==> inputs of 12-24 <==
==> flow/design.v <==
module shifter(in, shift, out);
  input [15:0] in;
  input [1:0] shift;
  output reg [15:0] out;
  always @(*) begin
    case(shift)
      2'b00: out = in;   
      2'b01: out = in << 1;   
      2'b10: out = in >> 1;   
      2'b11: out = {in[15], in[15:1]};   
      default: out = {16{1'bx}};    
    endcase
  end
endmodule
module ALU(ain, bin, alu_op, out, status);
  input [15:0] ain, bin;
  input [1:0] alu_op;
  output [15:0] out;
  output [2:0] status;
  ALU_result result(ain, bin, alu_op, out);  
  ALU_status result_status(ain, bin, out, status);  
endmodule
module ALU_result(ain, bin, alu_op, out);
  input [15:0] ain, bin;
  input [1:0] alu_op;
  output reg [15:0] out;
  always @(*) begin
    case(alu_op)
      2'b00: out = ain + bin;   
      2'b01: out = ain - bin;   
      2'b10: out = ain & bin;   
      2'b11: out = ~bin;        
      default: out = {16{1'bx}};   
    endcase
  end
endmodule
module ALU_status(ain, bin, alu_result, status);
  input [15:0] ain, bin, alu_result;
  output [2:0] status;
  assign status = {ain[15] & bin[15] & ~alu_result[15],   
                   alu_result[15],         
                   alu_result == 16'b0};   
endmodule
module Load_enabled_register(clk, load, in, out);
  parameter width = 16;  
  input clk, load;
  input [width-1:0] in;
  output [width-1:0] out; 
  reg [width-1:0] out;  
  wire[width-1:0] next_out = load ? in : out;
  always @(posedge clk) begin
    out <= next_out;   
  end
endmodule
module Decoder(in, out);
  parameter in_width = 3;
  parameter out_width = 8;
  input [in_width-1:0] in;
  output [out_width-1:0] out;
  wire [out_width-1:0] out = 1 << in; 
endmodule
module MUX_2in_binary(in1, in0, select, out);
  parameter width = 16;   
  input [width-1:0] in1, in0;
  input select;
  output reg [width-1:0] out;
  always @(*) begin
    case(select)
      1'b0: out = in0;
      1'b1: out = in1;
      default: out = {width{1'bx}};   
    endcase
  end
endmodule
module MUX_4in_binary(in3, in2, in1, in0, select, out);
  parameter width = 16;   
  input [width-1:0] in3, in2, in1, in0;
  input [1:0] select;
  output reg [width-1:0] out;
  always @(*) begin
    case(select)
      2'b00: out = in0;
      2'b01: out = in1;
      2'b10: out = in2;
      2'b11: out = in3;
      default: out = {width{1'bx}};   
    endcase
  end
endmodule
module MUX_8in(in7, in6, in5, in4, in3, in2, in1, in0, select, out);
  parameter width = 16;  
  input [width-1:0] in7, in6, in5, in4, in3, in2, in1, in0;
  input [7:0] select;
  output reg [width-1:0] out;
  always @(*) begin
    case(select)
      8'b00000001: out = in0;
      8'b00000010: out = in1;
      8'b00000100: out = in2;
      8'b00001000: out = in3;
      8'b00010000: out = in4;
      8'b00100000: out = in5;
      8'b01000000: out = in6;
      8'b10000000: out = in7;
      default: out = {width{1'bx}};  
    endcase
  end
endmodule
module Register_file(clk, data_in, write, writenum, readnum, data_out);
  input clk, write;   
  input [2:0] writenum, readnum;   
  input [15:0] data_in;  
  output [15:0] data_out;  
  wire [7:0] decoded_writenum;
  Decoder #(3, 8) decoder_write(writenum, decoded_writenum);
  wire [15:0] R0, R1, R2, R3, R4, R5, R6, R7; 
  Load_enabled_register #(16) R0_reg(clk, write & decoded_writenum[0], data_in, R0);
  Load_enabled_register #(16) R1_reg(clk, write & decoded_writenum[1], data_in, R1);
  Load_enabled_register #(16) R2_reg(clk, write & decoded_writenum[2], data_in, R2);
  Load_enabled_register #(16) R3_reg(clk, write & decoded_writenum[3], data_in, R3);
  Load_enabled_register #(16) R4_reg(clk, write & decoded_writenum[4], data_in, R4);
  Load_enabled_register #(16) R5_reg(clk, write & decoded_writenum[5], data_in, R5);
  Load_enabled_register #(16) R6_reg(clk, write & decoded_writenum[6], data_in, R6);
  Load_enabled_register #(16) R7_reg(clk, write & decoded_writenum[7], data_in, R7);
  wire [7:0] decoded_readnum;
  Decoder #(3, 8) decoder_read(readnum, decoded_readnum);
  MUX_8in #(16) output_multiplexer(R7, R6, R5, R4, R3, R2, R1, R0, decoded_readnum, data_out);
endmodule
module datapath(clk,  
                readnum, vsel, loada, loadb,   
                shift, asel, bsel, ALUop, loadc, loads, sximm5,  
                writenum, write, sximm8, mdata, PC,  
                status, datapath_out  
              );
   input clk, write, asel, bsel, loada, loadb, loadc, loads;
   input [2:0] readnum, writenum;
   input [1:0] ALUop, shift, vsel;
   input [15:0] mdata, sximm8, sximm5;
   input [7:0] PC;
   output [2:0] status;
   output [15:0] datapath_out;  
   wire [15:0] reg_data_in;   
   wire [15:0] reg_data_out;
   Register_file REGFILE(clk, reg_data_in, write, writenum, readnum, reg_data_out);
   wire [15:0] pipeline_reg_A_out, pipeline_reg_B_out;
   Load_enabled_register #(16) pipeline_reg_A(clk, loada, reg_data_out, pipeline_reg_A_out);
   Load_enabled_register #(16) pipeline_reg_B(clk, loadb, reg_data_out, pipeline_reg_B_out);
   wire [15:0] pipeline_reg_B_out_shifted;
   shifter shift_reg_B(pipeline_reg_B_out, shift, pipeline_reg_B_out_shifted);
   wire [15:0] source_operand_A_out, source_operand_B_out;
   MUX_2in_binary source_operand_A(16'b0, pipeline_reg_A_out, asel, source_operand_A_out);
   MUX_2in_binary source_operand_B(sximm5, pipeline_reg_B_out_shifted, bsel, source_operand_B_out);
   wire [15:0] alu_out;
   wire[2:0] alu_status;
   ALU alu_block(source_operand_A_out, source_operand_B_out, ALUop, alu_out, alu_status);
   Load_enabled_register #(3) status_register(clk, loads, alu_status, status);
   Load_enabled_register #(16) pipeline_reg_C(clk, loadc, alu_out, datapath_out);
   MUX_4in_binary writeback_mux(mdata, sximm8, {8'b0, PC}, datapath_out, vsel, reg_data_in);
endmodule
module vDFF(clk,D,Q);
  parameter n=1;
  input clk;
  input [n-1:0] D;
  output [n-1:0] Q;
  reg [n-1:0] Q;
  always @(posedge clk)
    Q <= D;
endmodule
module cpu(clk,reset,s,load,in,out,N,V,Z,w);
  input clk, reset, s, load;
  input [15:0] in;
  output [15:0] out;
  output N, V, Z, w;
  wire [15:0] inst_reg_out;
  Load_enabled_register #(16) instruction_register(clk, load, in, inst_reg_out);
  wire [2:0] nsel, opcode, readnum, writenum;
  wire [1:0] op, ALUop, shift;
  wire [15:0] sximm5, sximm8;
  Inst_dec instruction_decoder(inst_reg_out, nsel, opcode, op, ALUop, sximm5, sximm8, shift, readnum, writenum);
  wire [1:0] vsel;
  wire loada, loadb, asel, bsel, loadc, loads, write; 
  Controller datapath_controller(clk, s, reset, opcode, op, w, loada, loadb, loadc, loads, asel, bsel, vsel, nsel, write);
  datapath DP(.clk(clk),  
                .readnum(readnum), .vsel(vsel), .loada(loada), .loadb(loadb),   
                .shift(shift), .asel(asel), .bsel(bsel), .ALUop(ALUop), .loadc(loadc), .loads(loads), .sximm5(sximm5),  
                .writenum(writenum), .write(write), .sximm8(sximm8), .mdata(16'b0), .PC(8'b0),  
                .status({V, N, Z}), .datapath_out(out)  
              );
endmodule
module Inst_dec(inst_reg, nsel, opcode, op, ALUop, sximm5, sximm8, shift, readnum, writenum);
  input [15:0] inst_reg;
  input [2:0] nsel;
  output [2:0] opcode, readnum, writenum;
  output [1:0] op, ALUop, shift;
  output [15:0] sximm5, sximm8;
  assign opcode = inst_reg[15:13];
  assign op = inst_reg[12:11];
  assign ALUop = op;  
  assign sximm5 = { {11{inst_reg[4]}}, inst_reg[4:0] };   
  assign sximm8 = { {8{inst_reg[7]}}, inst_reg[7:0] };    
  assign shift = inst_reg[4:3];
  assign readnum = (nsel == 3'b001) ? inst_reg[10:8]   
                 : (nsel == 3'b010) ? inst_reg[7:5]    
                 : (nsel == 3'b100) ? inst_reg[2:0]    
                 : 3'bxxx;
  assign writenum = readnum;
endmodule
module Controller(clk, s, reset, opcode, op, w, loada, loadb, loadc, loads, asel, bsel, vsel, nsel, write);
  input clk, s, reset;
  input [2:0] opcode;
  input [1:0] op;
  output w, loada, loadb, loadc, loads, asel, bsel, write;
  output [2:0] nsel;
  output [1:0] vsel;
  wire [2:0] present_state, next_state;
  wire [2:0] next_state_reset = reset ? 3'b000 : next_state;
  reg [15:0] next;
  vDFF #(3) clk_state(clk, next_state_reset, present_state);
  always @(*) begin
    casex({s, opcode, op, present_state})
      {6'b0xxxxx, 3'b000}: next = {3'b000, 13'b1000000000000};   
      {6'b1xxxxx, 3'b000}: next = {3'b001, 13'b1000000000000};  
      {6'bx11010, 3'b001}: next = {3'b101, 13'b0};  
      {6'bx10101, 3'b001}, {6'bx101x0, 3'b001}: next = {3'b010, 13'b0};  
      {6'bx11000, 3'b001}, {6'bx10111, 3'b001}: next = {3'b011, 13'b0};  
      {6'bxxxxxx, 3'b010}: next = {3'b011, 13'b0100000000010};  
      {6'bxxxxxx, 3'b011}: next = {3'b100, 13'b0010000001000};  
      {6'bx11000, 3'b100}: next = {3'b101, 13'b0001010000000};  
      {6'bx10111, 3'b100}, {6'bx101x0, 3'b100}: next = {3'b101, 13'b0001000000000};  
      {6'bx10101, 3'b100}: next = {3'b000, 13'b0000100000000};  
      {6'bx11010, 3'b101}: next = {3'b000, 13'b0000000100011};  
      {6'bxxxxxx, 3'b101}: next = {3'b000, 13'b0000000000101};  
      default: next = {16{1'bx}};
   endcase
  end
  assign {next_state, w, loada, loadb, loadc, loads, asel, bsel, vsel, nsel, write} = next;
endmodule
==> flow/run.sh <==
#!/bin/bash
# the make line also repeats each setting of config.mk as NAME=value (left out here)
make -C /OpenROAD-flow-scripts/flow DESIGN_CONFIG=/design/flow/config.mk WORK_HOME=/design/flow/orfs CLKGATE_MAP_FILE= finish
==> flow/config.mk <==
export PLATFORM = sky130hd
export DESIGN_NAME = cpu
export DESIGN_NICKNAME = cpu
export VERILOG_FILES = /design/flow/design.v
export SDC_FILE = /design/flow/constraint.sdc
export NUM_CORES = 4
export LEC_CHECK = 0
export CAP_MARGIN = 0
export CELL_PAD_IN_SITES_DETAIL_PLACEMENT = 2
export CELL_PAD_IN_SITES_GLOBAL_PLACEMENT = 2
export CORE_MARGIN = 8
export CORE_UTILIZATION = 48
export CTS_CLUSTER_DIAMETER = 188
export GPL_ROUTABILITY_DRIVEN = 0
export HOLD_SLACK_MARGIN = -0.1
export MAX_ROUTING_LAYER = met4
export MIN_ROUTING_LAYER = met2
export SLEW_MARGIN = 15
export TNS_END_PERCENT = 35
==> flow/constraint.sdc <==
create_clock -name core_clock -period 4.86 [get_ports {clk}]
set_input_delay 0.9720 -clock core_clock [delete_from_list [all_inputs] [get_ports {clk}]]
set_output_delay 0.9720 -clock core_clock [all_outputs]
set_load 0.01 [all_outputs]
==> inputs of 04-22, as changes to 12-24 <==
- CAP_MARGIN: 0 -> 20
- CELL_PAD_IN_SITES_DETAIL_PLACEMENT: 2 -> not set
- CELL_PAD_IN_SITES_GLOBAL_PLACEMENT: 2 -> not set
- CORE_MARGIN: 8 -> 2
- CORE_UTILIZATION: 48 -> 40
- CTS_CLUSTER_DIAMETER: 188 -> not set
- GPL_ROUTABILITY_DRIVEN: 0 -> not set
- HOLD_SLACK_MARGIN: -0.1 -> not set
- MAX_ROUTING_LAYER: met4 -> not set
- MIN_ROUTING_LAYER: met2 -> not set
- SLEW_MARGIN: 15 -> 20
- TNS_END_PERCENT: 35 -> not set
==> flow/constraint.sdc (replaced) <==
create_clock -name core_clock -period 5.73 [get_ports {clk}]
set_input_delay 1.1460 -clock core_clock [delete_from_list [all_inputs] [get_ports {clk}]]
set_output_delay 1.1460 -clock core_clock [all_outputs]
set_load 0.01 [all_outputs]
==> comparison table <==
Final worst slack: 04-22 1.08 ns; 12-24 0.143 ns
Capturing instance or port of the critical path: 04-22 DP.status_register.out[0]; 12-24 DP.pipeline_reg_B.out[6]
Cycle use final: 04-22 81.1%; 12-24 97.1%
Result of the run: 04-22 no timing/DRC/antenna violations; 12-24 no timing/DRC/antenna violations
Number of iterations in the first detailed-routing pass: 04-22 5; 12-24 7
Final Cell Area: 04-22 11400 µm²; 12-24 11500 µm²
Achievable frequency: 04-22 215 MHz; 12-24 212 MHz
Cell mode on critical path: 04-22 sky130_fd_sc_hd__nand4bb_1; 12-24 sky130_fd_sc_hd__buf_4
Multi-input gate share of the layout cell area: 04-22 33.6%; 12-24 33.4%
Static leakage: 04-22 4.00 nW; 12-24 4.09 nW
Portion of the layout cell area used by non-clock buffers: 04-22 5.46%; 12-24 6.11%
Met2 track demand over resource in global routing: 04-22 29.8%; 12-24 50.8%
Clock buffers: 04-22 18; 12-24 17
Power figures rest on the tool's default switching activity, not on a simulated workload.
